==> inputs of run a <==
==> flow/design.v <==
module mp2 #(
    parameter CLK_FREQ = 12000000,
    parameter INTERVAL = CLK_FREQ / 360
)(
    input logic clk,
    input logic rst,
    output logic RGB_R,
    output logic RGB_G,
    output logic RGB_B
);
    logic [31:0] counter;
    logic [8:0] hue;
    logic [7:0] pwm_r, pwm_g, pwm_b;
    logic [7:0] pwm_counter;
    always_ff @(posedge clk) begin
        if (rst) begin
            counter <= 0;
            hue <= 0;
        end
        else if (counter >= INTERVAL)
        begin
            counter <= 0;
            hue <= (hue >= 359) ? 0 : hue + 1;
        end
        else
        begin
            counter <= counter + 1;
        end
    end
    always_comb begin
        pwm_r = (hue < 60) ? 255 :
                (hue < 120) ? (255 * (120 - hue) / 60) :
                (hue < 180) ? 0 :
                (hue < 240) ? 0 :
                (hue < 300) ? (255 * (hue - 240) / 60) :
                255;
        pwm_g = (hue < 60) ? (255 * (hue - 0) / 60) :
                (hue < 180) ? 255 :
                (hue < 240) ? (255 * (240 - hue) / 60) :
                0;
        pwm_b = (hue < 120) ? 0 :
                (hue < 180) ? (255 * (hue - 120) / 60) :
                (hue < 300) ? 255 :
                (hue < 360) ? (255 * (360 - hue) / 60) :
                0;
    end
    always_ff @(posedge clk) begin
        if (rst) pwm_counter <= 0;
        else pwm_counter <= pwm_counter + 1;
    end
    assign {RGB_R, RGB_G, RGB_B} = {pwm_counter < pwm_r, pwm_counter < pwm_g, pwm_counter < pwm_b};
endmodule
==> flow/run.sh <==
#!/bin/bash
# the make line also repeats each setting of config.mk as NAME=value (left out here)
make -C /OpenROAD-flow-scripts/flow DESIGN_CONFIG=/design/flow/config.mk WORK_HOME=/design/flow/orfs CLKGATE_MAP_FILE= finish
==> flow/config.mk <==
export PLATFORM = sky130hd
export DESIGN_NAME = mp2
export DESIGN_NICKNAME = mp2
export VERILOG_FILES = /design/flow/design.v
export SDC_FILE = /design/flow/constraint.sdc
export NUM_CORES = 4
export LEC_CHECK = 0
export CAP_MARGIN = 15
export CELL_PAD_IN_SITES_DETAIL_PLACEMENT = 0
export CORE_MARGIN = 2
export CORE_UTILIZATION = 40
export CTS_CLUSTER_DIAMETER = 72
export GPL_ROUTABILITY_DRIVEN = 1
export GPL_TIMING_DRIVEN = 0
export HOLD_SLACK_MARGIN = 0.24
export MIN_ROUTING_LAYER = met2
export PLACE_DENSITY_LB_ADDON = 0.24
export SLEW_MARGIN = 20
export TNS_END_PERCENT = 40
==> flow/constraint.sdc <==
create_clock -name core_clock -period 30.0 [get_ports {clk}]
set_input_delay 6.0000 -clock core_clock [delete_from_list [all_inputs] [get_ports {clk}]]
set_output_delay 6.0000 -clock core_clock [all_outputs]
set_load 0.01 [all_outputs]
==> run b (differences from run a) <==
Settings changed: ABC_AREA set to 1, CAP_MARGIN 15 to 20, CELL_PAD_IN_SITES_DETAIL_PLACEMENT 0 to unset, CELL_PAD_IN_SITES_GLOBAL_PLACEMENT set to 1, CORE_UTILIZATION 40 to 35, CTS_CLUSTER_DIAMETER 72 to 319, CTS_CLUSTER_SIZE set to 100, GPL_ROUTABILITY_DRIVEN 1 to unset, GPL_TIMING_DRIVEN 0 to unset, HOLD_SLACK_MARGIN 0.24 to unset, MIN_ROUTING_LAYER met2 to unset, PLACE_DENSITY_LB_ADDON 0.24 to unset, SETUP_SLACK_MARGIN set to 5.0, TNS_END_PERCENT 40 to 10.
==> results.json <==
{
  "r2r_end": "hue[7]$_SDFFE_PP0P_",
  "sequentialPower_mw": 0.0682,
  "finalCriticalPeriod_ns": 19.73,
  "area_growth_pct": 5.548,
  "topCellsByArea": "fa_1 (25%), ha_1 (17%), inv_1 (12%)",
  "busiest_layer": "met2",
  "crit_path_start": "hue[3]$_SDFFE_PP0P_",
  "die_area_mm2": 0.05436,
  "status": "timing/DRC/antenna clean",
  "yosys_area_mm2": 0.01838,
  "slowest_stage": "dfxtp_1"
}
[end of results for run b]
==> results.json <==
{
  "status": "timing/DRC/antenna clean",
  "r2r_end": "hue[8]$_SDFFE_PP0P_",
  "crit_path_start": "hue[7]$_SDFFE_PP0P_",
  "area_growth_pct": 5.896,
  "finalCriticalPeriod_ns": 22.66,
  "sequentialPower_mw": 0.0698,
  "yosys_area_mm2": 0.01808
}
[end of results for run a]


==> inputs of build 11 <==
Starts from the design.v that is shown in full above.
Settings: LEC_CHECK=0, CAP_MARGIN=20, CORE_MARGIN=2, CORE_UTILIZATION=71, CTS_CLUSTER_DIAMETER=260, CTS_CLUSTER_SIZE=32, HOLD_SLACK_MARGIN=0.29, PLACE_DENSITY_LB_ADDON=0.0, SETUP_SLACK_MARGIN=4.2, SLEW_MARGIN=20; clock period 15.1 ns.
run.sh (not shown) runs the stock make flow with config.mk's settings and CLKGATE_MAP_FILE=.
==> build 59: changes against build 11 <==
==> flow/config.mk (replaced) <==
export PLATFORM = sky130hd
export DESIGN_NAME = mp2
export DESIGN_NICKNAME = mp2
export VERILOG_FILES = /design/flow/design.v
export SDC_FILE = /design/flow/constraint.sdc
export NUM_CORES = 4
export LEC_CHECK = 0
export ABC_AREA = 1
export CAP_MARGIN = 20
export CORE_MARGIN = 2
export CORE_UTILIZATION = 72
export CTS_CLUSTER_SIZE = 58
export PLACE_DENSITY = 0.73
export SETUP_SLACK_MARGIN = 4.56
export SLEW_MARGIN = 20
==> flow/constraint.sdc (replaced) <==
create_clock -name core_clock -period 16.1 [get_ports {clk}]
set_input_delay 3.2200 -clock core_clock [delete_from_list [all_inputs] [get_ports {clk}]]
set_output_delay 3.2200 -clock core_clock [all_outputs]
set_load 0.01 [all_outputs]
==> results <==
Die size: build 11 is smaller than build 59 (about 0.23%).
Area after synthesis: build 11 is lower than build 59 (about 1.6%).
Against build 11, the synthesized cell count of build 59 is higher by about 18%.
Build 59 did not get past global routing with GRT-0232. Build 11 finished with negative setup slack left.
==> figures <==
item                                                                build 11                build 59
Placer congestion estimate                                             1.078                  0.9644
Synthesized cell area                                            0.01808 mm²             0.01838 mm²
Total of cells resized after clock tree synthesis                        196                     309
Share of the synthesized area in the top cell type                    0.2513                  0.2473
Share of the core filled by cells before placement                    0.7201                  0.7320
Unique cell type count in the Yosys netlist                              102                      66
Detailed placer's ending HPWL                                       47010 µm                42400 µm
XOR/XNOR Area Share                                                  0.08048                 0.04997
Cells in synth_stat.txt                                                 2207                    2605
Syn Inst Count                                                          2207                    2605
Post-synth mux share                                                 0.01031                0.001702
Post-CTS Setup Repair Bufs                                                84                     112
Die height                                                          163.6 µm                163.8 µm
Adder Area Share                                                      0.4195                  0.4127
Synth Seq Share                                                      0.05425                 0.05337
Complex Gates by Area                                                 0.2075                  0.1099
Synth Area in Simple Gates                                            0.1273                  0.2343
Placed Cells incl. Taps                                                 2627                    2924
Post-synth area from yosys stat                                  0.01808 mm²             0.01838 mm²
Outcome                                             finished with violations  stopped before the end
Last stage reached                                                         -          global routing
Reasons for failing layout checks                       negative setup slack                       -
Post-placement cell area                                         0.01974 mm²             0.01909 mm²
